File: flow/design.v
module flappy_core(
	input clk,
	input resetn,
	input go,
	input stop,
	input jump,
	input [1:0] sw,
	output [7:0] x,
	output [6:0] y,
	output [2:0] colour,
	output [7:0] HEX0,
	output [7:0] HEX1,
	output [7:0] HEX2,
	output [7:0] HEX3,
	output [14:0] LEDR
	);
	 wire [27:0] score;
	 wire [3:0] score_thousands;
	 wire [3:0] score_hundreds;
	 wire [3:0] score_tens;
	 wire [3:0] score_ones;
    wire [1112:0] draw;
    wire [27:0] rate;
	 wire [15:0] counter;
    wire start, move, lose;
    control c(
	.clk(clk),
	.go(go),
	.stop(stop),
   .start(start),
	.resetn(resetn),
	.move(move),
	.lose(lose)
	);
    datapath d(
	.clk(clk),
	.start(start),
	.move(move),
	.jump(jump),
	.rate(rate),
	.resetn(resetn),
	.draw(draw),
	.LEDR(LEDR[14:0]),
	.score(score),
	.lose(lose)
	);
    display d0(
	.floor(draw),
	.clk(clk),
	.resetn(resetn),
	.x(x),
	.y(y),
	.colour(colour),
	.counter(counter)
	);
	difficultySwitch diffSw(
		.sel(sw),
		.rate(rate)
	);
	bcd b0(
		.number(score[13:0]),
		.thousands(score_thousands),
		.hundreds(score_hundreds),
		.tens(score_tens),
		.ones(score_ones)
	);
	hex_display h0(
		.IN(score_ones),
		.OUT(HEX0)
	);
	hex_display h1(
		.IN(score_tens),
		.OUT(HEX1)
	);
	hex_display h2(
		.IN(score_hundreds),
		.OUT(HEX2)
	);
	 hex_display h3(
		.IN(score_thousands),
		.OUT(HEX3)
	);
endmodule
module difficultySwitch(
	input [1:0] sel,
	output reg [27:0] rate
	);
	always @(*) begin
		case(sel)
			2'b00: rate = 28'd150;  
			2'b01: rate = 28'd100;  
			2'b10: rate = 28'd80;   
			2'b11: rate = 28'd1500;  
		endcase
	end
endmodule
module control(
	input clk,
	input go,
	input stop,
	input resetn,
	input lose,
	output reg start,
	output reg move
	);
	reg [5:0] cur, next;
	localparam S_READY = 5'd0,
		  S_READY_WAIT = 5'd1,
		  S_MOVE  = 5'd2,
		  S_STOP  = 5'd3;
	always@(*)
	begin: state_table
		case (cur)
			S_READY: next = go ? S_READY_WAIT : S_READY;
			S_READY_WAIT: next = S_MOVE;
			S_MOVE: next = stop ? S_STOP : (lose ? S_READY : S_MOVE);
			S_STOP: next = S_READY;
			default: next = S_READY;
		endcase
	end
	always @(*)
	begin: enable_signals
		start = 1'b0;
		move = 1'b0;
		case (cur) 
			S_READY: begin 
				start = 1'b1;
			end
			S_MOVE: begin 
				move = 1'b1;
			end
			default: begin
			end
		endcase	
	end
	always@(posedge clk) 
	begin: state_FFs
		if (!resetn)
			cur <= S_READY;
		else 
			cur <= next;
	end
endmodule
module datapath (
    input clk,
    input start,
    input move,
    input jump,
	 input [27:0] rate,	
	input resetn,
	output [14:0] LEDR,
	output reg [27:0] score,
	output reg [1112:0] draw,
	output reg lose
    );
    reg [27:0] count;
	 reg [2:0] count2;
	reg [1112:0] obstacles;
    reg [6:0] height;
	reg [4:0] start_falling;
    reg going_up;
	 parameter gap = 7'b0000000;
	 parameter big_gap = {12{gap}};
    always@(posedge clk) begin
		if (!resetn) begin
			count <= rate;
			count2 <= 2'd3;
        	height <= 7'd40;
			going_up <= 1'b1;
			lose <= 1'b0;
			draw <= 1112'b0;
			obstacles[1105:0] <= {7'd35, big_gap, 7'd40, big_gap, 7'd20, big_gap, 7'd30, big_gap, 7'd45, big_gap, 7'd25, big_gap, 7'd35, big_gap, 7'd10};
			score <= 13'b0;
			start_falling <= 5'b0;
		end
        else if (start) begin
        	count <= rate;
        	height <= 7'd40;
         draw <= 1112'b0;
			obstacles[1105:0] <= {7'd35, big_gap, 7'd40, big_gap, 7'd20, big_gap, 7'd30, big_gap, 7'd45, big_gap, 7'd25, big_gap, 7'd35, big_gap, 7'd10};
			going_up <= 1'b1;
			score <= 13'b0;
			lose <= 1'b0;
			count2 <= 2'd3;
        end
		else begin
            if (count == 28'b0) begin
                count <= rate;
				score = score + 1;
				if (count2 == 1'b0) begin
					draw = draw << 7;
					draw[6:0] = obstacles[1105:1099];
					obstacles[1105:0] = {obstacles[1098:0], obstacles[1105:1099]};
					count2 = 2'd3;
				end else
					count2 = count2 - 1;
				if (height == 7'd0) 
					lose <= 1'b1;
				if (height == 7'd80) 
					lose <= 1'b1;
				if (draw[1105:1099] != 7'b0 && (height < draw[1105:1099] || height > draw[1105:1099] + 7'd24))
					lose <= 1'b1;
				if (jump) begin
					start_falling = 5'b1111;
					going_up = 1'b1;			
					end
				else if (start_falling > 0)
					start_falling = start_falling - 1;
				else 
					going_up = 1'b0;
				if (going_up)
					height = height + 1;
				else
					height = height -1;
				draw[1112:1106] = height;
				end
            else
				count <= count - 1;
        end
    end
    assign LEDR[5:0] = 6'b0;
    assign LEDR[7] = 1'b0;
    assign LEDR[6] = going_up;
    assign LEDR[14:8] = height;
endmodule
module display (
    input [1112:0] floor,
    input clk,
	 input resetn,
    output reg [7:0] x,
    output reg [6:0] y,
    output reg [2:0] colour,
	 output reg [15:0] counter
    );
   reg [7:0] x_init;
   reg [8:0] y_init;
	reg [8:0] runner_count;
	reg [6:0] runner_height;
	reg [1112:0] local_draw;
	reg [7:0] y_pixel;
	reg [7:0] pipe_height;  
	reg [8:0] count;
    always@(posedge clk) begin
		if (!resetn) begin
			x_init <= 8'd2;
			y_init <= 9'd84;		
			counter <= 15'b0;
			local_draw <= floor;
			count <= 8'd0;			
		end
		else begin
			if (counter < 15'd12800) begin
				if (counter < 15'd160) begin
					if (counter < 15'd80) 
						x <= 8'd0;
					else 
						x <= 8'd1;
					runner_count = counter % 80;
					y = y_init - runner_count;
					runner_height = floor[1112:1106];
					if (runner_count == 7'd0)
						colour = 3'b011;
					else if (runner_count < runner_height || runner_count > runner_height + 3)
						colour = 3'b011;
					else 
						colour = 3'b100;
				end 
				else begin
					count = (counter-160) % 320;
					if (count < 80)
						x <= x_init;
					else if (count < 160)
						x <= x_init + 1;
					else if (count < 240)
						x <= x_init + 2;
					else if (count < 320)
						x <= x_init + 3;
					y_pixel = count % 80;
					y <= y_init - y_pixel;
					pipe_height = local_draw[1105:1099];
					if (y_pixel < pipe_height || y_pixel > pipe_height + 7'd24)
						colour = 3'b110;
					else 
						colour = 3'b011;
					if (pipe_height == 7'd0) 
						colour = 3'b011;
					if (count == 15'd319) begin
						x_init <= x_init + 4;
						local_draw <= local_draw << 7;
					end
				end
				counter = counter + 1;
			end
			else begin 
				x_init <= 8'd2;
				y_init <= 9'd84;
				counter <= 15'b0;
				local_draw <= floor;
				count <= 8'd0;
			end
		end
	end
endmodule
module hex_display(IN, OUT);
    input [3:0] IN;
	output reg [7:0] OUT;
	always @(*)
	begin
	case(IN[3:0])
		4'b0000: OUT = 7'b1000000;
		4'b0001: OUT = 7'b1111001;
		4'b0010: OUT = 7'b0100100;
		4'b0011: OUT = 7'b0110000;
		4'b0100: OUT = 7'b0011001;
		4'b0101: OUT = 7'b0010010;
		4'b0110: OUT = 7'b0000010;
		4'b0111: OUT = 7'b1111000;
		4'b1000: OUT = 7'b0000000;
		4'b1001: OUT = 7'b0011000;
		4'b1010: OUT = 7'b0001000;
		4'b1011: OUT = 7'b0000011;
		4'b1100: OUT = 7'b1000110;
		4'b1101: OUT = 7'b0100001;
		4'b1110: OUT = 7'b0000110;
		4'b1111: OUT = 7'b0001110;
		default: OUT = 7'b0111111;
	endcase
	end
endmodule
module bcd(number, thousands, hundreds, tens, ones);
   input  [13:0] number;
   output reg [3:0] thousands;
   output reg [3:0] hundreds;
   output reg [3:0] tens;
   output reg [3:0] ones;
   reg [29:0] shift;
   integer i;
   always @(number)
   begin
      shift[29:14] = 0;
      shift[13:0]  = number;
      for (i=0; i<14; i=i+1) begin
         if (shift[17:14] >= 5)
            shift[17:14] = shift[17:14] + 3;
         if (shift[21:18] >= 5)
            shift[21:18] = shift[21:18] + 3;
         if (shift[25:22] >= 5)
            shift[25:22] = shift[25:22] + 3;
		if (shift[29:26] >= 5)
			shift[29:26] = shift[29:26] + 3;
         shift = shift << 1;
      end
	  thousands = shift[29:26];
      hundreds  = shift[25:22];
      tens      = shift[21:18];
      ones      = shift[17:14];
   end
endmodule
File: flow/run.sh
#!/bin/bash
# the make line also repeats each setting of config.mk as NAME=value (left out here)
make -C /OpenROAD-flow-scripts/flow DESIGN_CONFIG=/design/flow/config.mk WORK_HOME=/design/flow/orfs CLKGATE_MAP_FILE= finish
File: flow/config.mk
export PLATFORM = sky130hd
export DESIGN_NAME = flappy_core
export DESIGN_NICKNAME = flappy_core
export VERILOG_FILES = /design/flow/design.v
export SDC_FILE = /design/flow/constraint.sdc
export NUM_CORES = 4
export LEC_CHECK = 0
export CAP_MARGIN = 20
export CORE_MARGIN = 2
export CORE_UTILIZATION = 72
export CTS_CLUSTER_DIAMETER = 43
export SLEW_MARGIN = 20
File: flow/constraint.sdc
create_clock -name core_clock -period 20.0 [get_ports {clk}]
set_input_delay 4.0000 -clock core_clock [delete_from_list [all_inputs] [get_ports {clk}]]
set_output_delay 4.0000 -clock core_clock [all_outputs]
set_load 0.01 [all_outputs]
==> changes_impl.md, run 1 <==
### Physical design

* Post-synth mux share at 0.00692
* Count of nets after finishing at 15437
* Worst Hold Path EP: d.obstacles[333]
* Yosys cell count at 15754
* Critical path destination: HEX0[3]
* Filler cells at 11803
* Setup skew after layout at 64.6 ps
* Sw Share at 0.207
* Last weighted congestion value of the routability-driven placer at 0.832
* GRT Resource Usage Total at 0.268
* Beginning of the critical path: d.score[12]
* Worst supply voltage drop on vdd at 0.0000908 V
* Routing usage on met1 at 0.341
* Async set or reset register ratio after synthesis at 0
* Max-capacitance violation count at 0
* Worst path required time at 16000 ps
* Number of rows created at floorplan at between 150 and 200
* Share of total power in sequential cells at 0.500
* Power attributed to the clock group at around 7 mW
* Width of the chip at 435 um
* TritonCTS clock tree: yes
* Fin. Hold Viols at 0
* Worst-path clk slew at 60 ps
* Core region area at between 0.15 and 0.2 mm^2
* Adder-Cell Fraction of Synth Area at 0.0129
* Launch instance of the worst register-to-register path: d0.counter[5]
* Static power due to leakage at 54.5 nW
* Worst-case setup margin in the final layout at 888 ps
* Status: complete, no violations
* Worst-case clock buffer depth at 4
* Total I/O pin count at 72
* Pins over their slew limit at 0
* Post-detailed-route via-to-cell ratio at roughly 5.6
* Post-route cell area at about 0.15 mm^2
* Most instantiated library cell after synthesis: nand2_1
* Critical-path maximum fanout at 9
* Leading power group: sequential cells
* Overflow after GRT at 0
* Wire length of the first global-routing pass at 444 mm
* Unique cell types at 116
* Syn Area/Cell at 8.48 um^2
* XOR-XNOR Cells, Area Fraction at 0.00805
* Clock latency of the later-clocked register in the worst-skew pair at just under 1000 ps
* Hold_buf cts at 0
* Library cell with the largest summed area after synthesis: dfxtp_1
* Cells taking the most area after synthesis: dfxtp_1, edfxtp_1, nand2_1
* Yosys chip area at between 0.1 and 0.15 mm^2
* Number of design rule violations left after detail routing at 0
* Worst Setup Path Type: flop to output pin
* Crit-path max cell delay at 480 ps
* R2R Setup Slk at 10260 ps
* Crit path DAT at between 15000 and 20000 ps
* Layout Area Growth over Synthesis at 10.6%
* Synthesized cell area at 0.134 mm^2
* Actual transition at the worst max-transition pin at 1150 ps
* Largest net degree at the start of global routing at 263
* Combinational power at 247 uW
* Number of buffers created by CTS at 382
* Sequential element share of the synthesized area at 0.596
* Per-cell routed wire length at 14.3 um
* Vias in the first global route at a little under 100k
* Yosys simple share at 0.239
* Critical Path Slowest Stage Cell: clkdlybuf4s50_1
* CP bufs+invs at 8
* Endpoint of the most critical register-to-register path: d0.local_draw[539]
* DIE AREA at 0.189 mm^2
* Diode count at 0
* Number of DRC markers after the initial detailed-route iteration at approximately 7900
* Register bit total from synthesis at 3418
* Root cell of the clock tree: clkbuf_16
* Number of cells produced by synthesis at 15754
* Half-perimeter wire length after placement at 136 mm
* Cell-internal power at 11.6 mW
* Met2 Resource Use GR at 0.477
* Critical path startpoint category: flop
* Power per cell area at 98.6 mW/mm^2
* Worst slack, placed at 124 ps
* Total power consumption of the routed design at 14.6 mW
* Count of library flops with an enable pin at between 1000 and 1500
* Crit. path cell count at 67
* Hold Crit Start: d.obstacles[326]
* IO buf count at 60
* Part of the power in combinational logic at 0.017
* Total placed instance area at between 0.1 and 0.15 mm^2
* Grt peak-use layer: met2
* Log Warnings at 138
* Htree depth at 5
* Switching power at approximately 3 mW
* Setup-failing EPs final at 0
* Share of the cycle needed by the critical path after routing at 0.956
* Number of cells traversed by the worst hold path at 2
* Via count at 100541
* Die y size at 435 um
* Count of cells along the worst register-to-register path at 19
* Main synth FF type: dfxtp_1
* First-pass iteration count of the detailed router at 7
* Compound-Gate Fraction of Synth Area at 0.103
* Peak Freq at 52.3 MHz
* Part of the total power dissipated in the clock network at 0.483
* CTS sink cnt at 3418
* Min cycle time layout at 19110 ps
* Dominant cell area share at 0.344
* Worst path most repeated cell: ha_1
* Worst slew margin at 0.230
* Fp util at 0.723
* Synth cell count leaders: nand2_1, dfxtp_1, a21oi_1
* WL final at 259 mm
* Remaining number of nets flagged by the antenna check after routing at 0
* Class of the tightest hold or removal check: flop to flop
* Element type at the critical path end: output pin
* Synth Warn # at 6
* Synth logic family: simple AND/OR/NAND/NOR gates
* Top cell family by delay on the critical path: AND-OR/OR-AND gates
* Antenna violations before repair at 0
* Seq power at 7.28 mW
* Met3 Track Usage GR at 0.0350
-- what timing repair did --
action | 4_1_cts | 5_1_grt
buffers inserted | 0 | 9
endpoints found under the setup margin | 28 | 28
resized | 15 | 30
pin swaps | 0 | 9
-- metrics by stage --
step / hold WS, ps / cells / util / TNS [ps]
CTS: 430 / 18068 / 0.797 / 0
floorplan: 395 / 15768 / - / 0
detailed placement: 422 / 17378 / 0.727 / 0
global route: 450 / 18080 / 0.799 / -342
finish: 430 / 18080 / 0.799 / 0
global placement: 407 / 17378 / 0.727 / 0
-- layer usage --
layer	wire, um	vias to the layer above
met4	4790	0
met3	10400	423
li1	-	50238
met2	131000	2041
met1	113000	47839
met5	0	-
-- area by class of cell --
type                            instances  area, um^2  area share
Clock buffer                          509       10800      0.0731
Multi-Input combinational cell      11190       49800       0.337
Sequential cell                      3418       79700       0.539
Inverter                              111         424     0.00287
Tap cell                             2480        3100      0.0210
Timing Repair Buffer                  191        1880      0.0127
Clock inverter                        181        2080      0.0141
==> run 2: changes to the inputs <==
Settings changed: CORE_UTILIZATION 72 to 25, CTS_CLUSTER_DIAMETER 43 to default, PLACE_DENSITY from default to 0.6.
Clock period 20.0 ns to 19.1 ns, I/O delays scaled along.
==> run 2 against run 1 <==
Sequential power is 4.8% higher. Clock power rose by 0.9%. Combinational power grew 7%. Cell count rose by 26%. Critical path depth up 7. Sequential share of layout area shrank 2.2 points. Utilization is 51 points lower. Register-to-register slack improved by 330 ps. Final area rose by 4.2%. Global-route usage decreased by 17 points. Wire length rose by 2.7%. Total power grew 2.8%. Critical path type unchanged. Largest power group unchanged. Highest routed layer unchanged.
==> changes_impl.md, run 2 <==
### Physical design

* Via count at 97991
* Dominant cell area share at 0.344
* Critical path startpoint category: flop
* Yosys simple share at 0.239
* Count of nets after finishing at 15574
* Hold_buf cts at 0
* Class of the tightest hold or removal check: flop to flop
* Htree depth at 5
* Count of library flops with an enable pin at around 1100
* Yosys cell count at 15754
* Comb area at 0.0498 mm^2
* Status: complete, no violations
* Synthesized cell area at 0.134 mm^2
* Top cell family by delay on the critical path: simple AND/OR/NAND/NOR gates
* Number of design rule violations left after detail routing at 0
* Seq power at 7.63 mW
* Switching power at 3.15 mW
* Wire length of the first global-routing pass at approximately 460 mm
* TritonCTS clock tree: yes
* Worst slew margin at 0.271
* Power attributed to the clock group at 7.09 mW
* Share of the cycle needed by the critical path after routing at 0.947
* Filler cells at 56294
* Last weighted congestion value of the routability-driven placer at 0.733
* Cell-internal power at around 12 mW
* Count of cells along the worst register-to-register path at 18
* Adder-Cell Fraction of Synth Area at 0.0129
* Actual transition at the worst max-transition pin at 1090 ps
* Combinational power at around 270 uW
* Worst Setup Path Type: flop to output pin
* IO buf count at 60
* R2R Setup Slk at 10590 ps
* Number of cells produced by synthesis at 15754
* Number of cells traversed by the worst hold path at 1
* Hold Crit Start: c.cur[3]
* Overflow after GRT at 0
* Core region area at 0.532 mm^2
* Width of the chip at 735 um
* Synth logic family: simple AND/OR/NAND/NOR gates
* Worst path most repeated cell: ha_1
* Syn Area/Cell at 8.48 um^2
* Beginning of the critical path: d.score[12]
* Worst-case setup margin in the final layout at between 1000 and 1500 ps
* Half-perimeter wire length after placement at 136 mm
* Number of DRC markers after the initial detailed-route iteration at around 6200
* Sequential element share of the synthesized area at 0.596
* Critical path destination: HEX2[1]
* Antenna violations before repair at 4
* XOR-XNOR Cells, Area Fraction at 0.00805
* WL final at 266 mm
* Root cell of the clock tree: clkbuf_16
* Critical-path maximum fanout at 8
* Part of the power in combinational logic at 0.018
* Number of buffers created by CTS at 372
* Worst supply voltage drop on vdd at 0.0000673 V
* Endpoint of the most critical register-to-register path: d0.local_draw[246]
* Worst path required time at 15280 ps
* Peak Freq at 55.3 MHz
* Max-capacitance violation count at 0
* Library cell with the largest summed area after synthesis: dfxtp_1
* Crit. path cell count at 74
* Power per cell area at between 90 and 100 mW/mm^2
* Remaining number of nets flagged by the antenna check after routing at 0
* Share of total power in sequential cells at 0.509
* Share of the core filled with cells at 0.289
* Log Warnings at roughly 140
* Yosys chip area at approximately 0.13 mm^2
* Setup-failing EPs final at 0
* Crit-path max cell delay at 540 ps
* Async set or reset register ratio after synthesis at 0
* Fin. Hold Viols at 0
* Storage cell area at 0.0797 mm^2
* Die y size at 735 um
* Number of rows created at floorplan at 268
* Worst-case clock buffer depth at 4
* Worst-path clk slew at 60 ps
* Setup skew after layout at around 75 ps
* Part of the total power dissipated in the clock network at 0.473
* Element type at the critical path end: output pin
* Total power consumption of the routed design at ~15 mW
* Register bit total from synthesis at ~3400
* Layout Area Growth over Synthesis at 15.3%
* Worst slack, placed at 859 ps
* Per-cell routed wire length at 11.7 um
* Main synth FF type: dfxtp_1
* DIE AREA at around 0.54 mm^2
* Fp util at 0.251
* Static power due to leakage at 55.0 nW
* GRT Resource Usage Total at 0.0945
* Leading power group: sequential cells
* Vias in the first global route at 94274
* Synth Warn # at 6
* CP bufs+invs at 14
* Post-detailed-route via-to-cell ratio at between 4 and 5
* Total I/O pin count at 72
* Clock latency of the later-clocked register in the worst-skew pair at 930 ps
* Most instantiated library cell after synthesis: nand2_1
* First-pass iteration count of the detailed router at 5
* Synth cell count leaders: nand2_1, dfxtp_1, a21oi_1
* Min cycle time layout at 18080 ps
* Unique cell types at 116
* Post-synth mux share at 0.00692
* CTS sink cnt at 3418
* Largest net degree at the start of global routing at approximately 220
* Critical Path Slowest Stage Cell: clkdlybuf4s50_1
* Worst Hold Path EP: c.cur[0]
* Crit path DAT at between 10000 and 15000 ps
* Sw Share at 0.210
* Compound-Gate Fraction of Synth Area at 0.103
* Launch instance of the worst register-to-register path: d0.counter[5]
* Pins over their slew limit at 0
* Cells taking the most area after synthesis: dfxtp_1, edfxtp_1, nand2_1
run 2: metrics by stage:
step / instance area [um^2] / TNS [ps] / cells / hold slack (ps)
after global routing: 154000 / -230 / 22773 / 437
after floorplan: 134000 / 0 / 15768 / 395
final: 154000 / 0 / 22773 / 431
after CTS: 154000 / 0 / 22764 / 431
after detailed placement: 141000 / 0 / 22069 / 414
after global placement: 141000 / 0 / 22069 / 406
run 2: routing by layer:
metal / track usage / vias up / wire (um) / share of wire
met1: 0.125 / 46114 / 130000 / 0.49
li1: - / 50556 / - / -
met5: 0 / - / 0 / 0
met4: 0.0208 / 0 / 4730 / 0.018
met2: 0.163 / 983 / 122000 / 0.46
met3: 0.0143 / 338 / 8840 / 0.033
run 2: final cells by class:
cell class / count / share of cell area
Sequential cell: 3418 / 0.518
Inverter: 111 / 0.00278
Multi-Input combinational cell: 11190 / 0.323
Clock buffer: 572 / 0.0724
Tap cell: 7020 / 0.0570
Clock inverter: 123 / 0.00715
Timing Repair Buffer: 338 / 0.0200
Antenna cell: 1 / 0.0000163
run 2: repair_timing:
item | in CTS | in global routing
endpoints found under the setup margin | 12 | 28
setup buffers | 0 | 6
gates resized | 4 | 43
pin swaps | 1 | 12
==> run 3: changes to the inputs <==
Settings changed: CORE_UTILIZATION 25 to 45.
Clock period 19.1 ns to 20.0 ns, I/O delays scaled along.
==> run 3 against run 2 <==
Still clean on timing, DRC and antenna. Sequential share of layout area up 2.0 points. Clock skew shrank 32 ps. Worst setup slack improved by 56 ps. Synthesized cell count unchanged. Clock power decreased by 8.3%. Register-to-register slack better by 670 ps. Wire length down 3.7%. Hold slack got worse by 14 ps. Largest power group unchanged.
==> changes_impl.md, run 3 <==
### Physical design

* Status: complete, no violations
* Vias in the first global route at 92954
* Leading power group: sequential cells
* Worst-path clk slew at 60 ps
* Per-cell routed wire length at 13.1 um
* Number of DRC markers after the initial detailed-route iteration at 6430
* Log Warnings at 135
* Htree depth at 5
* Total I/O pin count at 72
* Worst path required time at 16000 ps
* Clock latency of the later-clocked register in the worst-skew pair at around 900 ps
* Post-synth mux share at 0.00692
* CP bufs+invs at 11
* Die y size at 549 um
* CTS sink cnt at between 3000 and 4000
* Part of the power in combinational logic at 0.018
* Syn Area/Cell at ~8.5 um^2
* Dominant cell area share at 0.344
* Yosys cell count at 15754
* Power per cell area at 94.6 mW/mm^2
* Sw Share at 0.210
* Worst slew margin at 0.209
* R2R Setup Slk at around 11000 ps
* Setup-failing EPs final at 0
* Crit. path cell count at 71
* Core region area at slightly below 0.3 mm^2
* Yosys chip area at about 0.13 mm^2
* Min cycle time layout at 18920 ps
* Register bit total from synthesis at 3418
* Worst path most repeated cell: ha_1
* Number of cells produced by synthesis at between 15000 and 20000
* Crit-path max cell delay at 590 ps
* Via count at between 90000 and 100k
* Actual transition at the worst max-transition pin at 1190 ps
* Width of the chip at 549 um
* Critical path startpoint category: flop
* Post-route cell area at 0.148 mm^2
* Cell-internal power at 11.1 mW
* Adder-Cell Fraction of Synth Area at 0.0129
* Endpoint of the most critical register-to-register path: d0.local_draw[941]
* GRT Resource Usage Total at 0.167
* Synth logic family: simple AND/OR/NAND/NOR gates
* Worst slack, placed at 495 ps
* Largest net degree at the start of global routing at roughly 230
* Fin. Hold Viols at 0
* Async set or reset register ratio after synthesis at 0
* Sequential element share of the synthesized area at 0.596
* Number of cells traversed by the worst hold path at 1
* Seq power at 7.28 mW
* Setup skew after layout at between 40 and 50 ps
* Yosys simple share at 0.239
* DIE AREA at 0.301 mm^2
* Remaining number of nets flagged by the antenna check after routing at 0
* Count of library flops with an enable pin at 1124
* Half-perimeter wire length after placement at 129 mm
* Hold Crit Start: c.cur[3]
* Synthesized cell area at 0.134 mm^2
* IO buf count at about 60
* Switching power at 2.94 mW
* Worst-case setup margin in the final layout at 1080 ps
* Synth cell count leaders: nand2_1, dfxtp_1, a21oi_1
* Total placed instance area at 0.137 mm^2
* TritonCTS clock tree: yes
* First-pass iteration count of the detailed router at 5
* Top cell family by delay on the critical path: simple AND/OR/NAND/NOR gates
* Launch instance of the worst register-to-register path: d0.counter[5]
* Worst supply voltage drop on vdd at 0.0000746 V
* Fp util at 0.451
* Post-detailed-route via-to-cell ratio at around 5.0
* Count of nets after finishing at 15427
* XOR-XNOR Cells, Area Fraction at 0.00805
* Share of the cycle needed by the critical path after routing at 0.946
* Crit path DAT at between 10000 and 15000 ps
* Part of the total power dissipated in the clock network at 0.463
* Last weighted congestion value of the routability-driven placer at 0.771
* Count of cells along the worst register-to-register path at 18
* Most instantiated library cell after synthesis: nand2_1
* Share of total power in sequential cells at 0.519
* Worst Hold Path EP: c.cur[0]
* Beginning of the critical path: d.score[12]
* Static power due to leakage at 53.9 nW
* Share of the core filled with cells at 0.501
* Pins over their slew limit at 0
* Peak Freq at between 50 and 60 MHz
* Root cell of the clock tree: clkbuf_16
* Unique cell types at between 100 and 150
* Worst-case clock buffer depth at 4
* Overflow after GRT at 0
* Critical-path maximum fanout at 9
* Combinational power at 252 uW
* Critical path destination: HEX3[3]
* Smallest hold slack at 417 ps
* Compound-Gate Fraction of Synth Area at 0.103
* Wire length of the first global-routing pass at 443 mm
* Number of design rule violations left after detail routing at 0
* Number of rows created at floorplan at 200
* Critical Path Slowest Stage Cell: clkdlybuf4s50_1
* WL final at roughly 260 mm
* Total power consumption of the routed design at approximately 14 mW
* Antenna violations before repair at 1
* Worst Setup Path Type: flop to output pin
* Power attributed to the clock group at 6.50 mW
* Number of buffers created by CTS at 360
* Main synth FF type: dfxtp_1
* Class of the tightest hold or removal check: flop to flop
* Layout Area Growth over Synthesis at 11.0%
* Cells taking the most area after synthesis: dfxtp_1, edfxtp_1, nand2_1
* Synth Warn # at 6
* Element type at the critical path end: output pin
* Max-capacitance violation count at 0
* Library cell with the largest summed area after synthesis: dfxtp_1
run 3: timing repair:
action	4_1_cts	5_1_grt
pin swaps	0	5
buffers inserted	0	2
hold buffers	0	0
setup endpoints to repair	21	28
gates resized	7	24
run 3: area by class of cell:
class,instances,area [um^2]
fill,28644,148000
antenna,1,2.50
timing repair buffer,203,2020
clock buffer,552,10500
multi-input combinational,11190,49700
sequential,3418,79700
inverter,111,424
tap,3939,4930
clock inverter,109,1080
run 3: stage by stage:
stage	std cells	TNS (ps)
finish	19523	0
CTS	19518	0
global route	19523	-15.5
global placement	18857	0
floorplan	15768	0
detailed placement	18857	0
run 3: layer usage:
metal / GRT usage / share of wire / up-vias
met5: 0 / 0 / -
met4: 0.0439 / 0.022 / 0
met3: 0.0204 / 0.028 / 387
met2: 0.283 / 0.46 / 868
met1: 0.225 / 0.49 / 45239
li1: - / - / 50243
==> run 4: changes to the inputs <==
Settings changed: ABC_AREA from default to 1, CORE_UTILIZATION 45 to 72, CTS_CLUSTER_SIZE from default to 15, PLACE_DENSITY 0.6 to 0.35, SETUP_SLACK_MARGIN from default to 3.16.
Clock period 20.0 ns to 10.6 ns, I/O delays scaled along.
==> run 4 against run 3 <==
The layout now fails its checks (setup timing). Synthesized cell count rose by 1.0%. Clock-buffer cell count fell by 38. Largest power group unchanged. Critical endpoint unchanged. Register-to-register slack got worse by 7300 ps. Critical path type unchanged.
==> changes_impl.md, run 4 <==
### Physical design

* CP bufs+invs at 26
* Layout Check Fail Reasons: setup timing
* First-pass iteration count of the detailed router at 6
* Worst path required time at roughly 8500 ps
* Launch instance of the worst register-to-register path: d0.counter[5]
* Hold Crit Start: d.count[0]
* Register bit total from synthesis at 3418
* Vias in the first global route at 97635
* Antenna violations before repair at 0
* Last weighted congestion value of the routability-driven placer at approximately 0.83
* Hold_buf cts at 0
* Width of the chip at about 430 um
* Part of the power in combinational logic at 0.043
* Top cell family by delay on the critical path: buffers and inverters
* Actual transition at the worst max-transition pin at 1210 ps
* Post-route cell area at between 0.1 and 0.15 mm^2
* Fp util at 0.724
* Static power due to leakage at 55.9 nW
* Unique cell types at ~60
* Per-cell routed wire length at 14.2 um
* Number of DRC markers after the initial detailed-route iteration at 8248
* Root cell of the clock tree: clkbuf_16
* WL final at between 200 and 300 mm
* Library cell with the largest summed area after synthesis: dfxtp_1
* Leading power group: sequential cells
* Status: complete, but fails checks
* Adder-Cell Fraction of Synth Area at 0.0129
* Number of design rule violations left after detail routing at 0
* Overflow after GRT at 0
* Compound-Gate Fraction of Synth Area at 0.0983
* Peak Freq at 80.1 MHz
* Worst supply voltage drop on vdd at 0.000180 V
* Main synth FF type: dfxtp_1
* Die y size at between 400 and 500 um
* Via count at between 100k and 150k
* Cells taking the most area after synthesis: dfxtp_1, edfxtp_1, nand2_1
* RSZ-0062 raised after global routing: yes
* Synth logic family: simple AND/OR/NAND/NOR gates
* Smallest hold slack at 422 ps
* Number of cells produced by synthesis at 15912
* Count of nets after finishing at ~16000
* Worst-case setup margin in the final layout at -1880 ps
* Yosys chip area at roughly 0.13 mm^2
* Wire length of the first global-routing pass at 444 mm
* Async set or reset register ratio after synthesis at 0
* Share of total power in sequential cells at 0.516
* Yosys simple share at 0.243
* Pins over their slew limit at 0
* CTS sink cnt at 3418
* Critical Path Slowest Stage Cell: dfxtp_2
* Worst Setup Path Type: flop to output pin
* Share of the cycle needed by the critical path after routing at 1.18
* Syn Area/Cell at 8.32 um^2
* Cell-internal power at 21.0 mW
* Worst Hold Path EP: d.count[0]
* IO buf count at approximately 60
* Share of the core filled with cells at 0.810
* Max-capacitance violation count at 0
* Worst path most repeated cell: inv_2
* Part of the total power dissipated in the clock network at 0.441
* TritonCTS clock tree: yes
* Setup-failing EPs final at 28
* Worst slew margin at 0.192
* Beginning of the critical path: d.score[11]
* Element type at the critical path end: output pin
* Class of the tightest hold or removal check: flop to flop
* Worst-case clock buffer depth at 4
* Sequential element share of the synthesized area at 0.602
* Power per cell area at 180 mW/mm^2
* Number of cells traversed by the worst hold path at 1
* XOR-XNOR Cells, Area Fraction at 0.00499
* Clock latency of the later-clocked register in the worst-skew pair at roughly 960 ps
* Min cycle time layout at 12480 ps
* Number of buffers created by CTS at 340
* Htree depth at 5
* Half-perimeter wire length after placement at 134 mm
* Core region area at 0.183 mm^2
* Worst-path clk slew at approximately 60 ps
* Setup skew after layout at 57.0 ps
* Post-synth mux share at 0.000151
* Power attributed to the clock group at between 10 and 15 mW
* Fin. Hold Viols at 0
* Critical path startpoint category: flop
* Dominant cell area share at 0.347
* Crit. path cell count at roughly 77
* Count of library flops with an enable pin at 1124
* Crit path DAT at 10360 ps
* Most instantiated library cell after synthesis: nand2_1
* Log Warnings at 171
* Number of rows created at floorplan at 157
* Remaining number of nets flagged by the antenna check after routing at 0
* Post-detailed-route via-to-cell ratio at 5.49
* DIE AREA at about 0.19 mm^2
* Count of cells along the worst register-to-register path at 61
* Synth Warn # at 6
* Diode count at 0
* Yosys cell count at around 16000
* Synth cell count leaders: nand2_1, dfxtp_1, a21oi_1
* Total placed instance area at 0.135 mm^2
* Sw Share at 0.215
* Seq power at 13.8 mW
* Filler cells at 11736
* Critical-path maximum fanout at 4
* Critical path destination: HEX3[3]
* GRT Resource Usage Total at 0.273
* Largest net degree at the start of global routing at 277
* R2R Setup Slk at 3930 ps
* Worst slack, placed at -1490 ps
* Synthesized cell area at 0.132 mm^2
* Total I/O pin count at 72
* Switching power at around 5.7 mW
* Endpoint of the most critical register-to-register path: d0.colour[0]
* Crit-path max cell delay at between 300 and 400 ps
* Layout Area Growth over Synthesis at 11.9%
* Combinational power at 1.16 mW
-- run 4: layout make-up --
| type | instances | area [um^2] | share of cell area |
|---|---|---|---|
| Clock buffer | 514 | 9960 | 0.0673 |
| Clock inverter | 90 | 1010 | 0.00679 |
| Inverter | 371 | 1440 | 0.00974 |
| Multi-Input combinational cell | 11133 | 49000 | 0.331 |
| Sequential cell | 3418 | 79700 | 0.538 |
| Tap cell | 2464 | 3080 | 0.0208 |
| Timing Repair Buffer | 452 | 3940 | 0.0266 |
-- run 4: through the flow --
step,cells,power (mW),setup TNS [ps]
2_1_floorplan,15926,15.0,-9820
3_3_place_gp,17707,15.2,-24780
3_5_place_dp,17707,15.2,-37610
4_1_cts,18398,26.9,-44500
5_1_grt,18442,27.5,-64070
6_report,18442,26.7,-48490
-- run 4: routing by layer --
layer	vias up	GRT usage	part of all wire
met5	-	0	0
met2	2125	0.487	0.51
met3	513	0.0317	0.040
met1	48081	0.349	0.43
met4	0	0.0801	0.023
li1	50507	-	-
-- run 4: what timing repair did --
item,in CTS,in global routing
buffers inserted,87,40
endpoints found under the hold margin,0,0
cloned,0,2
endpoints found under the setup margin,28,664
resized,347,72
pin swaps,127,83
==> run 5: changes to the inputs <==
Settings changed: ABC_AREA 1 to default, CELL_PAD_IN_SITES_DETAIL_PLACEMENT from default to 1, CELL_PAD_IN_SITES_GLOBAL_PLACEMENT from default to 3, CORE_UTILIZATION 72 to 53, CTS_CLUSTER_DIAMETER from default to 351, CTS_CLUSTER_SIZE 15 to 61, SETUP_SLACK_MARGIN 3.16 to 2.18, TNS_END_PERCENT from default to 5.
Clock period 10.6 ns to 20.0 ns, I/O delays scaled along.
==> run 5 against run 4 <==
The run now fails in global placement without I/O (3_1_place_gp_skip_io). Die size increased by 37%. Synthesized cell count shrank 0.99%. Synthesized area grew 0.86%.
==> changes_impl.md, run 5 <==
### Physical design

* Status: aborted with a tool error
* Stop stage: global placement without I/O (3_1_place_gp_skip_io)
* Error text reported by the tool: [ERROR GPL-0301] Utilization 116.129 % exceeds 100%.
* Adder-Cell Fraction of Synth Area at 0.0129
* Yosys cell count at 15754
* Yosys simple share at 0.239
* Cells taking the most area after synthesis: dfxtp_1, edfxtp_1, nand2_1
* Width of the chip at 506 um
* Synthesized cell area at 0.134 mm^2
* Fp util at 0.532
* Synth Warn # at 6
* Compound-Gate Fraction of Synth Area at 0.103
* Synth cell count leaders: nand2_1, dfxtp_1, a21oi_1
* Unique cell types at 116
* Synth logic family: simple AND/OR/NAND/NOR gates
* Syn Area/Cell at about 8.5 um^2
* Library cell with the largest summed area after synthesis: dfxtp_1
* Count of library flops with an enable pin at 1124
* DIE AREA at 0.256 mm^2
* Register bit total from synthesis at 3418
* Async set or reset register ratio after synthesis at 0
* Dominant cell area share at 0.344
* Number of cells produced by synthesis at 15754
* Yosys chip area at 0.134 mm^2
* Sequential element share of the synthesized area at 0.596
* Die y size at 506 um
* Number of rows created at floorplan at approximately 180
* Core region area at 0.251 mm^2
* XOR-XNOR Cells, Area Fraction at 0.00805
* Main synth FF type: dfxtp_1
* Post-synth mux share at 0.00692
* Most instantiated library cell after synthesis: nand2_1
==> run 6: changes to the inputs <==
Settings changed: ABC_AREA from default to 0, CAP_MARGIN 20 to 5, CELL_PAD_IN_SITES_DETAIL_PLACEMENT 1 to default, CELL_PAD_IN_SITES_GLOBAL_PLACEMENT 3 to default, CORE_MARGIN 2 to 10, CORE_UTILIZATION 53 to 20, CTS_CLUSTER_DIAMETER 351 to default, CTS_CLUSTER_SIZE 61 to 92, GPL_ROUTABILITY_DRIVEN from default to 1, MAX_ROUTING_LAYER from default to met5, PLACE_DENSITY 0.35 to default, SETUP_SLACK_MARGIN 2.18 to default, TNS_END_PERCENT 5 to default.
Clock period 20.0 ns to 28.8 ns, I/O delays scaled along.
==> run 6 against run 5 <==
Now clean on timing, DRC and antenna. Synthesized cell count stayed put. Die size went up to 2.7 times the previous value. Synthesized area stayed put.
==> changes_impl.md, run 6 <==
### Physical design

* IO buf count at about 60
* Adder-Cell Fraction of Synth Area at 0.0129
* Peak Freq at 40.8 MHz
* Clock latency of the later-clocked register in the worst-skew pair at 940 ps
* Endpoint of the most critical register-to-register path: d0.local_draw[274]
* RSZ-0062 raised after global routing: no
* Post-detailed-route via-to-cell ratio at 3.98
* Post-route setup TNS at 0 ps
* Leading power group: sequential cells
* Dominant cell area share at 0.344
* Htree depth at 5
* Crit-path max cell delay at 820 ps
* Per-cell routed wire length at 11.0 um
* Largest net degree at the start of global routing at 224
* Status: complete, no violations
* Share of the cycle needed by the critical path after routing at 0.850
* Critical path destination: HEX2[3]
* Crit path DAT at around 19000 ps
* Worst Hold Path EP: d.obstacles[380]
* Synth cell count leaders: nand2_1, dfxtp_1, a21oi_1
* Worst supply voltage drop on vdd at ~0.000052 V
* Number of rows created at floorplan at 300
* Core region area at 0.667 mm^2
* First-pass iteration count of the detailed router at 7
* Worst slew margin at 0.146
* Worst path required time at 23040 ps
* Syn Area/Cell at 8.48 um^2
* Vias in the first global route at 94628
* Power per cell area at 63.8 mW/mm^2
* Fp util at 0.200
* TritonCTS clock tree: yes
* Main synth FF type: dfxtp_1
* CP bufs+invs at 10
* Class of the tightest hold or removal check: flop to flop
* Overflow after GRT at 0
* Launch instance of the worst register-to-register path: d0.counter[5]
* Worst path most repeated cell: ha_1
* Post-synth mux share at 0.00692
* Count of cells along the worst register-to-register path at 18
* Number of cells traversed by the worst hold path at 2
* Combinational power at 174 uW
* Setup skew after layout at 54.9 ps
* Count of library flops with an enable pin at around 1100
* Part of the total power dissipated in the clock network at 0.469
* Critical path startpoint category: flop
* XOR-XNOR Cells, Area Fraction at 0.00805
* Compound-Gate Fraction of Synth Area at 0.103
* Setup bufs post-CTS at 0
* Beginning of the critical path: d.score[11]
* Synthesized cell area at about 0.13 mm^2
* Sw Share at 0.212
* Top cell family by delay on the critical path: simple AND/OR/NAND/NOR gates
* Number of DRC markers after the initial detailed-route iteration at 6443
* Yosys chip area at between 0.1 and 0.15 mm^2
* Number of design rule violations left after detail routing at 0
* Half-perimeter wire length after placement at between 100 and 150 mm
* Worst Setup Path Type: flop to output pin
* Number of cells produced by synthesis at 15754
* Log Warnings at 121
* Static power due to leakage at 53.9 nW
* Register bit total from synthesis at roughly 3400
* Synth logic family: simple AND/OR/NAND/NOR gates
* Number of gates given a new drive strength after cts at 0
* Via count at 97462
* Max-capacitance violation count at 0
* GRT Resource Usage Total at 0.0730
* WL final at 268 mm
* Last weighted congestion value of the routability-driven placer at 0.718
* Layout Area Growth over Synthesis at 15.6%
* DIE AREA at between 0.7 and 0.8 mm^2
* Actual transition at the worst max-transition pin at around 1300 ps
* Die y size at 837 um
* Cells taking the most area after synthesis: dfxtp_1, edfxtp_1, nand2_1
* Share of total power in sequential cells at 0.514
* Hold Crit Start: d.obstacles[373]
* Total power consumption of the routed design at 9.85 mW
* R2R Setup Slk at approximately 20000 ps
* Library cell with the largest summed area after synthesis: dfxtp_1
* Cell-internal power at approximately 7.8 mW
* Width of the chip at 837 um
* Power attributed to the clock group at 4.61 mW
* Synth Warn # at 6
* Number of buffers created by CTS at 364
* Most instantiated library cell after synthesis: nand2_1
* Count of nets after finishing at 15402
* Yosys simple share at 0.239
* Yosys cell count at 15754
* Root cell of the clock tree: clkbuf_16
* Critical Path Slowest Stage Cell: mux2i_1
* Hold_buf cts at 0
* Fin. Hold Viols at 0
* Sequential element share of the synthesized area at 0.596
* Crit. path cell count at 70
* Min cycle time layout at 24480 ps
* Element type at the critical path end: output pin
* CTS sink cnt at 3418
* Switching power at about 2.1 mW
* Unique cell types at ~120
* Antenna violations before repair at 5
* Setup-failing EPs final at 0
* Async set or reset register ratio after synthesis at 0
* Pins over their slew limit at 0
* Wire length of the first global-routing pass at 459 mm
* Worst-case clock buffer depth at 4
* Worst-path clk slew at approximately 70 ps
* Part of the power in combinational logic at 0.018
* Total I/O pin count at 72
* Remaining number of nets flagged by the antenna check after routing at 0
* Seq power at 5.06 mW
* Critical-path maximum fanout at 16
run 6: layer usage:
layer,track usage,vias up,part of all wire
met1,0.0939,45849,0.48
met2,0.127,1090,0.46
met3,0.0115,379,0.036
li1,-,50142,-
met4,0.0186,2,0.020
met5,0,-,0.000052
run 6: through the flow:
stage,std cells,util,hold slack (ps),cell area (um^2),setup slack [ps]
after floorplan,15768,-,395,134000,8390
after global placement,23800,0.214,405,142000,5610
after CTS,24478,0.232,411,154000,4220
after global routing,24481,0.232,445,154000,2830
final,24481,0.232,422,154000,4320
after detailed placement,23800,0.214,412,142000,5400
run 6: cell type report:
type	count	area, um^2
sequential	3418	79700
tap	8909	11100
inverter	111	424
antenna	1	2.50
clock buffer	537	10600
clock inverter	141	1270
multi-input combinational	11190	49500
timing repair buffer	174	1690
fill	72828	512000
==> run 7: changes to the inputs <==
Settings changed: ABC_AREA 0 to default, CAP_MARGIN 5 to 10, CELL_PAD_IN_SITES_DETAIL_PLACEMENT from default to 1, CELL_PAD_IN_SITES_GLOBAL_PLACEMENT from default to 0, CORE_ASPECT_RATIO from default to 0.66, CORE_MARGIN 10 to 3, CORE_UTILIZATION 20 to 45, CTS_CLUSTER_DIAMETER from default to 20, CTS_CLUSTER_SIZE 92 to default, GPL_ROUTABILITY_DRIVEN 1 to default, GPL_TIMING_DRIVEN from default to 0, HOLD_SLACK_MARGIN from default to -0.02, MAX_ROUTING_LAYER met5 to met4, MIN_ROUTING_LAYER from default to met2, PLACE_DENSITY from default to 0.6, SETUP_SLACK_MARGIN from default to 5.0, SLEW_MARGIN 20 to 30.
Clock period 28.8 ns to 20.4 ns, I/O delays scaled along.
==> run 7 against run 6 <==
The run now fails in global routing (5_1_grt). Die size fell by 57%. Synthesized cell count stayed put. Synthesized area is the same.
==> changes_impl.md, run 7 <==
### Physical design

* Worst-case clock buffer depth at 4
* IO buf count at roughly 60
* Yosys chip area at roughly 0.13 mm^2
* Yosys simple share at 0.239
* CTS sink cnt at 3418
* Register bit total from synthesis at 3418
* Total placed instance area at 0.140 mm^2
* Fp util at 0.455
* Sequential element share of the synthesized area at 0.596
* Async set or reset register ratio after synthesis at 0
* Dominant cell area share at 0.344
* Synth logic family: simple AND/OR/NAND/NOR gates
* Die y size at about 450 um
* Number of buffers created by CTS at 876
* Count of library flops with an enable pin at 1124
* Adder-Cell Fraction of Synth Area at 0.0129
* Number of cells produced by synthesis at 15754
* Placed instance count at between 15000 and 20000
* Last weighted congestion value of the routability-driven placer at between 0.8 and 0.9
* Width of the chip at 677 um
* Synth cell count leaders: nand2_1, dfxtp_1, a21oi_1
* XOR-XNOR Cells, Area Fraction at 0.00805
* GRT Resource Usage Total at 0.514
* Status: aborted with a tool error
* Main synth FF type: dfxtp_1
* Root cell of the clock tree: clkbuf_16
* Syn Area/Cell at between 8 and 9 um^2
* Overflow after GRT at 31
* Unique cell types at between 100 and 150
* Synth Warn # at 6
* Core region area at between 0.2 and 0.3 mm^2
* Synthesized cell area at 0.134 mm^2
* Worst slack, placed at 1030 ps
* Number of rows created at floorplan at 161
* Cells taking the most area after synthesis: dfxtp_1, edfxtp_1, nand2_1
* Total I/O pin count at 72
* Stop stage: global routing (5_1_grt)
* Library cell with the largest summed area after synthesis: dfxtp_1
* Compound-Gate Fraction of Synth Area at 0.103
* Half-perimeter wire length after placement at about 230 mm
* DIE AREA at roughly 0.30 mm^2
* Post-synth mux share at 0.00692
* Most instantiated library cell after synthesis: nand2_1
* Yosys cell count at 15754
* Htree depth at 6
* Error text reported by the tool: [ERROR GRT-0232] Routing congestion too high. Check the congestion heatmap in the GUI.
-- run 7: repair_timing --
item / 4_1_cts
pin swaps: 100
resized: 348
hold buffers: 0
setup endpoints to repair: 28
setup buffers: 170
-- run 7: routing by layer --
metal | GRT overflow | GRT usage
met2 | 1 | 0.569
met5 | - | -
met3 | 24 | 0.620
met1 | - | -
met4 | 6 | 0.216
==> run 8: changes to the inputs <==
Settings changed: CAP_MARGIN 10 to 20, CELL_PAD_IN_SITES_DETAIL_PLACEMENT 1 to default, CELL_PAD_IN_SITES_GLOBAL_PLACEMENT 0 to default, CORE_ASPECT_RATIO 0.66 to default, CORE_MARGIN 3 to 2, CORE_UTILIZATION 45 to 50, CTS_CLUSTER_DIAMETER 20 to default, CTS_CLUSTER_SIZE from default to 95, GPL_TIMING_DRIVEN 0 to default, HOLD_SLACK_MARGIN -0.02 to default, MAX_ROUTING_LAYER met4 to default, MIN_ROUTING_LAYER met2 to default, SETUP_SLACK_MARGIN 5.0 to default, SLEW_MARGIN 30 to 20.
Clock period 20.4 ns to 14.5 ns, I/O delays scaled along.
==> run 8 against run 7 <==
Now fails the layout checks on setup timing. Die size shrank 11%. Synthesized cell count is the same. Synthesized area is the same.
==> changes_impl.md, run 8 <==
### Physical design

* Status: complete, but fails checks
* Layout Check Fail Reasons: setup timing
* Critical Path Slowest Stage Cell: or4b_1
* Number of DRC markers after the initial detailed-route iteration at 6622
* First-pass iteration count of the detailed router at 5
* Hold Crit Start: c.cur[3]
* Peak Freq at 64.0 MHz
* Synth cell count leaders: nand2_1, dfxtp_1, a21oi_1
* Worst-case clock buffer depth at 4
* Element type at the critical path end: output pin
* Fp util at 0.503
* GRT Resource Usage Total at 0.183
* Worst path most repeated cell: buf_4
* Share of the core filled with cells at 0.573
* Synthesized cell area at between 0.1 and 0.15 mm^2
* Crit path DAT at 12720 ps
* Launch instance of the worst register-to-register path: d0.counter[5]
* Worst supply voltage drop on vdd at 0.000101 V
* Static power due to leakage at 56.2 nW
* Endpoint of the most critical register-to-register path: d0.local_draw[407]
* Post-synth mux share at 0.00692
* Synth Warn # at 6
* Setup-failing EPs final at 28
* Number of rows created at floorplan at around 190
* Min cycle time layout at 15620 ps
* Worst-case setup margin in the final layout at -1120 ps
* Worst slack, placed at -1040 ps
* XOR-XNOR Cells, Area Fraction at 0.00805
* Placed instance count at around 19000
* WL final at roughly 250 mm
* Sw Share at 0.207
* Core region area at 0.266 mm^2
* Setup skew after layout at between 50 and 60 ps
* Actual transition at the worst max-transition pin at between 1000 and 1500 ps
* Syn Area/Cell at 8.48 um^2
* Yosys cell count at 15754
* Seq power at 10.0 mW
* Count of nets after finishing at 15788
* Largest net degree at the start of global routing at 232
* Leading power group: sequential cells
* Class of the tightest hold or removal check: flop to flop
* Crit. path cell count at 79
* DIE AREA at 0.271 mm^2
* Part of the power in combinational logic at 0.018
* Worst path required time at roughly 12000 ps
* Smallest hold slack at 416 ps
* Via count at a little under 100k
* Async set or reset register ratio after synthesis at 0
* Worst-path clk slew at 60 ps
* Power attributed to the clock group at 9.15 mW
* Cells taking the most area after synthesis: dfxtp_1, edfxtp_1, nand2_1
* Log Warnings at around 140
* Remaining number of nets flagged by the antenna check after routing at 0
* Vias in the first global route at approximately 94000
* TritonCTS clock tree: yes
* Power per cell area at 128 mW/mm^2
* Combinational power at between 300 and 400 uW
* RSZ-0062 raised after global routing: yes
* Number of cells traversed by the worst hold path at 1
* Unique cell types at 116
* Worst slew margin at 0.149
* Critical path destination: HEX2[1]
* Cell-internal power at approximately 15 mW
* Yosys simple share at 0.239
* Worst Hold Path EP: c.cur[0]
* Library cell with the largest summed area after synthesis: dfxtp_1
* Fin. Hold Viols at 0
* R2R Setup Slk at 6010 ps
* Max-capacitance violation count at 0
* Count of library flops with an enable pin at 1124
* Number of buffers created by CTS at 360
* Width of the chip at 521 um
* Critical-path maximum fanout at 8
* Switching power at slightly above 4 mW
* Last weighted congestion value of the routability-driven placer at 0.765
* CTS sink cnt at 3418
* CP bufs+invs at 42
* Antenna violations before repair at 2
* Share of total power in sequential cells at 0.514
* Per-cell routed wire length at about 13 um
* Final cell count without fillers at 19479
* Most instantiated library cell after synthesis: nand2_1
* Part of the total power dissipated in the clock network at 0.468
* Post-detailed-route via-to-cell ratio at 5.03
* Count of cells along the worst register-to-register path at 18
* Die y size at between 500 and 600 um
* Beginning of the critical path: d.score[11]
* Critical path startpoint category: flop
* Clock latency of the later-clocked register in the worst-skew pair at about 870 ps
* Synth logic family: simple AND/OR/NAND/NOR gates
* Crit-path max cell delay at ~430 ps
* Number of design rule violations left after detail routing at 0
* Overflow after GRT at 0
* IO buf count at 60
* Layout Area Growth over Synthesis at 14.0%
* Pins over their slew limit at 0
* Half-perimeter wire length after placement at 129 mm
* Wire length of the first global-routing pass at 441 mm
* Adder-Cell Fraction of Synth Area at 0.0129
* Number of cells produced by synthesis at 15754
* Total power consumption of the routed design at 19.5 mW
* Sequential element share of the synthesized area at 0.596
* Total I/O pin count at 72
* Share of the cycle needed by the critical path after routing at 1.08
* Root cell of the clock tree: clkbuf_16
* Compound-Gate Fraction of Synth Area at 0.103
* Top cell family by delay on the critical path: buffers and inverters
* Yosys chip area at roughly 0.13 mm^2
* Dominant cell area share at 0.344
* Worst Setup Path Type: flop to output pin
* Main synth FF type: dfxtp_1
* Register bit total from synthesis at roughly 3400
* Htree depth at 5
-- run 8: area by class of cell --
| class | count | area, um^2 |
|---|---|---|
| fill | 24654 | 113000 |
| sequential | 3418 | 79700 |
| multi-input combinational | 11190 | 51100 |
| clock buffer | 545 | 10800 |
| timing repair buffer | 564 | 4740 |
| tap | 3533 | 4420 |
| clock inverter | 117 | 1050 |
| inverter | 111 | 452 |
| antenna | 1 | 2.50 |
-- run 8: timing repair --
action / 4_1_cts / 5_1_grt
hold buffers: 0 / 0
gates resized: 230 / 71
pin swaps: 85 / 62
endpoints found under the hold margin: 0 / 0
setup buffers: 111 / 41
setup endpoints to repair: 28 / 28
-- run 8: layer usage --
metal  global-route usage  routed length (um)
met5                    0                   0
met4               0.0431                4500
met3               0.0246                7780
met2                0.310              116000
met1                0.249              126000
-- run 8: per-stage QoR --
step	TNS [ps]	area (um^2)
5_1_grt	-35650	152000
6_report	-19600	152000
3_5_place_dp	-19250	138000
4_1_cts	-21080	152000
3_3_place_gp	-15580	138000
2_1_floorplan	-8120	134000
==> run 9: changes to the inputs <==
Settings changed: CAP_MARGIN 20 to 40, CELL_PAD_IN_SITES_DETAIL_PLACEMENT from default to 2, CORE_ASPECT_RATIO from default to 1.67, CORE_UTILIZATION 50 to 54, CTS_CLUSTER_DIAMETER from default to 43, CTS_CLUSTER_SIZE 95 to 24, GPL_TIMING_DRIVEN from default to 0, MAX_ROUTING_LAYER from default to met4, MIN_ROUTING_LAYER from default to met2, PLACE_DENSITY 0.6 to default, PLACE_DENSITY_LB_ADDON from default to 0.17, SETUP_SLACK_MARGIN from default to -0.51.
Clock period 14.5 ns to 20.0 ns, I/O delays scaled along.
==> run 9 against run 8 <==
The run now fails in detailed placement (3_5_place_dp). Synthesized area is the same. Synthesized cell count is the same. Die size shrank 7.3%.
==> changes_impl.md, run 9 <==
### Physical design

* Compound-Gate Fraction of Synth Area at 0.103
* Most instantiated library cell after synthesis: nand2_1
* Width of the chip at 389 um
* Stop stage: detailed placement (3_5_place_dp)
* Async set or reset register ratio after synthesis at 0
* Sequential element share of the synthesized area at 0.596
* XOR-XNOR Cells, Area Fraction at 0.00805
* Synthesized cell area at 0.134 mm^2
* Synth cell count leaders: nand2_1, dfxtp_1, a21oi_1
* Status: aborted with a tool error
* Number of cells produced by synthesis at between 15000 and 20000
* Total I/O pin count at 72
* Last weighted congestion value of the routability-driven placer at about 0.95
* Yosys cell count at 15754
* Adder-Cell Fraction of Synth Area at 0.0129
* Library cell with the largest summed area after synthesis: dfxtp_1
* Count of library flops with an enable pin at 1124
* Syn Area/Cell at roughly 8.5 um^2
* Yosys simple share at 0.239
* Die y size at 647 um
* Dominant cell area share at 0.344
* Number of rows created at floorplan at between 200 and 250
* Unique cell types at between 100 and 150
* Core region area at about 0.25 mm^2
* Yosys chip area at approximately 0.13 mm^2
* Synth logic family: simple AND/OR/NAND/NOR gates
* Main synth FF type: dfxtp_1
* IO buf count at 60
* Cells taking the most area after synthesis: dfxtp_1, edfxtp_1, nand2_1
* Error text reported by the tool: [ERROR DPL-0033] detailed placement checks failed during check placement.
* Synth Warn # at 6
* Fp util at 0.541
* Post-synth mux share at 0.00692
* DIE AREA at approximately 0.25 mm^2
* Register bit total from synthesis at 3418
run 9: stage by stage:
| step | instance area [um^2] | instances |
|---|---|---|
| after global placement | 138000 | 19041 |
| after floorplan | 134000 | 15768 |
==> run 10: changes to the inputs <==
Settings changed: CAP_MARGIN 40 to 10, CELL_PAD_IN_SITES_DETAIL_PLACEMENT 2 to 1, CELL_PAD_IN_SITES_GLOBAL_PLACEMENT from default to 0, CORE_ASPECT_RATIO 1.67 to 0.66, CORE_UTILIZATION 54 to 45, CTS_CLUSTER_DIAMETER 43 to 20, CTS_CLUSTER_SIZE 24 to default, MIN_ROUTING_LAYER met2 to default, PLACE_DENSITY from default to 0.6, PLACE_DENSITY_LB_ADDON 0.17 to default, SETUP_SLACK_MARGIN -0.51 to 5.0, SLEW_MARGIN 20 to 30.
Clock period 20.0 ns to 20.4 ns, I/O delays scaled along.
==> run 10 against run 9 <==
The run now finishes clean. Synthesized cell count unchanged. Die size increased by 20%. Synthesized area unchanged.
==> changes_impl.md, run 10 <==
### Physical design

* Main synth FF type: dfxtp_1
* Number of design rule violations left after detail routing at 0
* Unique cell types at approximately 120
* Static power due to leakage at 66.5 nW
* Root cell of the clock tree: clkbuf_16
* Count of cells along the worst register-to-register path at 22
* Power per cell area at ~130 mW/mm^2
* Worst path required time at between 15000 and 20000 ps
* Last weighted congestion value of the routability-driven placer at 0.811
* Remaining number of nets flagged by the antenna check after routing at 0
* Critical path destination: HEX2[0]
* Async set or reset register ratio after synthesis at 0
* Adder-Cell Fraction of Synth Area at 0.0129
* Hold_buf cts at 0
* Max-capacitance violation count at 0
* Sw Share at 0.221
* Critical Path Slowest Stage Cell: mux2i_1
* XOR-XNOR Cells, Area Fraction at 0.00805
* Post-detailed-route via-to-cell ratio at 5.54
* Fin. Hold Viols at 0
* Syn Area/Cell at 8.48 um^2
* Beginning of the critical path: d.score[12]
* Worst path most repeated cell: ha_4
* Yosys simple share at 0.239
* GRT Resource Usage Total at 0.294
* Cells taking the most area after synthesis: dfxtp_1, edfxtp_1, nand2_1
* Worst-case clock buffer depth at 4
* Number of DRC markers after the initial detailed-route iteration at about 10000
* Worst Setup Path Type: flop to output pin
* Wire length of the first global-routing pass at 706 mm
* Launch instance of the worst register-to-register path: d0.counter[5]
* Core region area at between 0.2 and 0.3 mm^2
* Crit-path max cell delay at 900 ps
* Pins over their slew limit at 0
* Filler cells at 33126
* Number of cells produced by synthesis at 15754
* R2R Setup Slk at 12100 ps
* Share of the core filled with cells at 0.595
* TritonCTS clock tree: yes
* Peak Freq at around 53 MHz
* RSZ-0062 raised after global routing: yes
* Number of rows created at floorplan at about 160
* Overflow after GRT at 0
* Cell-internal power at approximately 17 mW
* Part of the power in combinational logic at 0.014
* Vias in the first global route at 127272
* Endpoint of the most critical register-to-register path: d0.local_draw[398]
* Part of the total power dissipated in the clock network at 0.665
* Top cell family by delay on the critical path: AND-OR/OR-AND gates
* Number of cells traversed by the worst hold path at 2
* Setup-failing EPs final at 0
* Post-synth mux share at 0.00692
* CP bufs+invs at 16
* Worst slew margin at 0.262
* Total I/O pin count at between 70 and 80
* WL final at approximately 470 mm
* Element type at the critical path end: output pin
* IO buf count at 60
* Leading power group: the clock network
* Worst slack, placed at 835 ps
* Width of the chip at between 600 and 700 um
* Log Warnings at between 80 and 90
* Compound-Gate Fraction of Synth Area at 0.103
* Number of buffers created by CTS at 904
* Library cell with the largest summed area after synthesis: dfxtp_1
* Yosys chip area at 0.134 mm^2
* Synth logic family: simple AND/OR/NAND/NOR gates
* Fp util at 0.452
* Synthesized cell area at between 0.1 and 0.15 mm^2
* Seq power at 7.18 mW
* Actual transition at the worst max-transition pin at 1080 ps
* Power attributed to the clock group at about 15 mW
* Antenna violations before repair at 7
* Half-perimeter wire length after placement at 234 mm
* Per-cell routed wire length at 21.7 um
* Most instantiated library cell after synthesis: nand2_1
* Worst Hold Path EP: d.obstacles[948]
* Class of the tightest hold or removal check: flop to flop
* Clock latency of the later-clocked register in the worst-skew pair at 1000 ps
* Switching power at 4.95 mW
* Share of total power in sequential cells at 0.321
* Dominant cell area share at 0.344
* Worst supply voltage drop on vdd at 0.0000877 V
* Sequential element share of the synthesized area at 0.596
* Die y size at 447 um
* Critical path startpoint category: flop
* Synth Warn # at 6
* Setup skew after layout at 72.3 ps
* Register bit total from synthesis at 3418
* DIE AREA at 0.301 mm^2
* Share of the cycle needed by the critical path after routing at 0.929
* Via count at approximately 120k
* CTS sink cnt at 3418
* Combinational power at between 300 and 400 uW
* Synth cell count leaders: nand2_1, dfxtp_1, a21oi_1
* Count of library flops with an enable pin at 1124
* Crit path DAT at 14870 ps
* Min cycle time layout at 18950 ps
* Yosys cell count at ~16000
* Layout Area Growth over Synthesis at 31.6%
* Hold Crit Start: d.obstacles[941]
* Worst-case setup margin in the final layout at 1450 ps
* Count of nets after finishing at ~17000
* Worst-path clk slew at 50 ps
* Largest net degree at the start of global routing at 49
* Crit. path cell count at 67
* First-pass iteration count of the detailed router at 6
* Status: complete, no violations
* Htree depth at 6
* Critical-path maximum fanout at 8
==> run 10: timing repair <==
| item | in CTS | in global routing |
|---|---|---|
| setup endpoints to repair | 28 | 28 |
| cloned | 0 | 0 |
| buffers inserted | 158 | 91 |
| resized | 324 | 158 |
| pin swaps | 91 | 70 |
==> run 10: cell type report <==
cell class / instances / area [um^2] / area share
inverter: 111 / 459 / 0.00261
buffer: 1049 / 4120 / 0.0234
clock buffer: 1259 / 26400 / 0.150
multi-input combinational: 11190 / 51500 / 0.293
tap: 3936 / 4920 / 0.0280
sequential: 3418 / 79700 / 0.453
clock inverter: 448 / 5410 / 0.0308
timing repair buffer: 346 / 3340 / 0.0190
antenna: 9 / 22.5 / 0.000128
==> run 10: layer usage <==
metal  GRT usage  routed length, um
met4      0.0882              18400
met5           -                  0
met1       0.387             204000
met3      0.0424              27900
met2       0.472             223000
==> run 10: metrics by stage <==
step	hold slack [ps]	power, mW	std cells	setup TNS (ps)	instance area (um^2)
global placement	423	7.61	19764	-243340	139000
finish	407	22.4	21766	0	176000
floorplan	395	7.49	15768	0	134000
global route	440	22.9	21762	0	176000
CTS	417	22.3	21666	0	174000
detailed placement	411	7.59	19801	0	140000
==> run 11: changes to the inputs <==
Settings changed: ABC_AREA from default to 1, CAP_MARGIN 10 to 40, CELL_PAD_IN_SITES_DETAIL_PLACEMENT 1 to default, CELL_PAD_IN_SITES_GLOBAL_PLACEMENT 0 to default, CORE_ASPECT_RATIO 0.66 to default, CORE_UTILIZATION 45 to 72, CTS_CLUSTER_DIAMETER 20 to 66, CTS_CLUSTER_SIZE from default to 14, GPL_TIMING_DRIVEN 0 to default, MAX_ROUTING_LAYER met4 to default, PLACE_DENSITY 0.6 to default, PLACE_DENSITY_LB_ADDON from default to 0.08, SETUP_SLACK_MARGIN 5.0 to 3.57, SLEW_MARGIN 30 to 20.
Clock period 20.4 ns to 12.0 ns, I/O delays scaled along.
==> run 11 against run 10 <==
Global-route usage fell by 1.6 points. Critical endpoint is now HEX2[3]. Clock skew decreased by 31 ps. Cell count decreased by 16%. Final area decreased by 16%. Highest routed layer unchanged. Now fails the layout checks on slew limit, setup timing. Sequential share of layout area up 8.9 points. First-iteration DRC count decreased by 14%.
==> changes_impl.md, run 11 <==
### Physical design

* Status: complete, but fails checks
* Layout Check Fail Reasons: slew limit, setup timing
* Hold Crit Start: d.count[0]
* Combinational power at about 1.1 mW
* Post-detailed-route via-to-cell ratio at 5.51
* Antenna violations before repair at 0
* First-pass iteration count of the detailed router at 8
* Async set or reset register ratio after synthesis at 0
* Power per cell area at ~150 mW/mm^2
* Storage cell area at 0.0797 mm^2
* Number of rows created at floorplan at 157
* Element type at the critical path end: output pin
* XOR-XNOR Cells, Area Fraction at 0.00499
* Main synth FF type: dfxtp_1
* Number of design rule violations left after detail routing at 0
* Layout Area Growth over Synthesis at 10.9%
* Number of cells produced by synthesis at 15912
* Root cell of the clock tree: clkbuf_16
* Worst-case setup margin in the final layout at -892 ps
* Worst Setup Path Type: flop to output pin
* CTS sink cnt at 3418
* Most instantiated library cell after synthesis: nand2_1
* Synth Warn # at 6
* Beginning of the critical path: d.score[11]
* Pins over their slew limit at 134
* Count of library flops with an enable pin at 1124
* Worst-path clk slew at 60 ps
* Worst path most repeated cell: inv_2
* Sw Share at 0.219
* Yosys cell count at 15912
* Wire length of the first global-routing pass at 451 mm
* Diode count at 0
* Syn Area/Cell at ~8.3 um^2
* R2R Setup Slk at about 4200 ps
* Min cycle time layout at approximately 13000 ps
* Adder-Cell Fraction of Synth Area at 0.0129
* Synth logic family: simple AND/OR/NAND/NOR gates
* Clock latency of the later-clocked register in the worst-skew pair at 940 ps
* Worst slew margin at -0.0973
* Half-perimeter wire length after placement at 143 mm
* Launch instance of the worst register-to-register path: d0.counter[5]
* Endpoint of the most critical register-to-register path: d0.local_draw[504]
* Total I/O pin count at 72
* Smallest hold slack at 410 ps
* Per-cell routed wire length at between 10 and 15 um
* Synthesized cell area at about 0.13 mm^2
* Number of DRC markers after the initial detailed-route iteration at 8700
* Compound-Gate Fraction of Synth Area at 0.0983
* Fp util at 0.724
* Share of the cycle needed by the critical path after routing at 1.07
* Part of the power in combinational logic at 0.049
* Leading power group: sequential cells
* Log Warnings at 132
* Final cell count without fillers at 18338
* Hold_buf cts at 0
* GRT Resource Usage Total at 0.278
* Actual transition at the worst max-transition pin at 1650 ps
* Total power consumption of the routed design at 21.9 mW
* Die y size at 433 um
* Worst Hold Path EP: d.count[0]
* Count of cells along the worst register-to-register path at 47
* Library cell with the largest summed area after synthesis: dfxtp_1
* Part of the total power dissipated in the clock network at 0.396
* DIE AREA at 0.187 mm^2
* Worst slack, placed at -1030 ps
* Via count at about 100k
* Yosys simple share at 0.243
* Fin. Hold Viols at 0
* Width of the chip at around 430 um
* Top cell family by delay on the critical path: adder cells
* Vias in the first global route at 97909
* Post-synth mux share at 0.000151
* Placed instance count at 17738
* Cells taking the most area after synthesis: dfxtp_1, edfxtp_1, nand2_1
* Critical-path maximum fanout at 3
* Register bit total from synthesis at 3418
* Htree depth at 5
* TritonCTS clock tree: yes
* Critical Path Slowest Stage Cell: dfxtp_2
* IO buf count at 60
* Dominant cell area share at 0.347
* Last weighted congestion value of the routability-driven placer at 0.841
* Sequential element share of the synthesized area at 0.602
* Remaining number of nets flagged by the antenna check after routing at 0
* Critical path startpoint category: flop
* Switching power at 4.81 mW
* Overflow after GRT at 0
* Largest net degree at the start of global routing at about 260
* Filler cells at 11848
* Unique cell types at approximately 60
* Synth cell count leaders: nand2_1, dfxtp_1, a21oi_1
* Peak Freq at 77.6 MHz
* Crit. path cell count at 76
* Crit-path max cell delay at 320 ps
* Class of the tightest hold or removal check: flop to flop
* Max-capacitance violation count at 0
* Setup skew after layout at 41.0 ps
* Yosys chip area at 0.132 mm^2
* Worst supply voltage drop on vdd at 0.000138 V
* Count of nets after finishing at between 15000 and 20000
* Core region area at 0.183 mm^2
* Power attributed to the clock group at 8.68 mW
* Number of cells traversed by the worst hold path at 1
* CP bufs+invs at 27
* Comb area at 0.0493 mm^2
* WL final at 268 mm
* RSZ-0062 raised after global routing: yes
* Share of total power in sequential cells at 0.555
* Cell-internal power at roughly 17 mW
* Seq power at 12.2 mW
* Crit path DAT at 10490 ps
* Worst-case clock buffer depth at 4
* Static power due to leakage at around 55 nW
* Critical path destination: HEX2[3]
* Worst path required time at around 9600 ps
* Share of the core filled with cells at 0.803
* Number of buffers created by CTS at roughly 300
* Setup-failing EPs final at 28
-- run 11: cell type report --
| cell class | count | share of cell area |
|---|---|---|
| sequential | 3418 | 0.543 |
| clock buffer | 448 | 0.0558 |
| timing repair buffer | 491 | 0.0338 |
| clock inverter | 15 | 0.00101 |
| multi-input combinational | 11131 | 0.336 |
| tap | 2464 | 0.0210 |
| inverter | 371 | 0.00998 |
-- run 11: what timing repair did --
action                                  4_1_cts  5_1_grt
setup buffers                                85       40
pin swaps                                   128      128
gates resized                               355      148
gates cloned                                  0        0
endpoints found under the setup margin       28       28
-- run 11: metal layers --
layer | track usage | vias to the layer above | wire [um]
met1 | 0.357 | 47736 | 115000
met3 | 0.0330 | 530 | 11600
li1 | - | 50417 | -
met5 | 0 | - | 0
met4 | 0.0770 | 0 | 5960
met2 | 0.497 | 2325 | 136000
-- run 11: stage by stage --
stage                     setup TNS [ps]  cell area [um^2]
after floorplan                        0            133000
final                             -18290            147000
after CTS                         -15020            146000
after global routing              -31980            147000
after detailed placement          -15770            136000
after global placement             -2620            135000
Power and IR drop assume default switching activity.
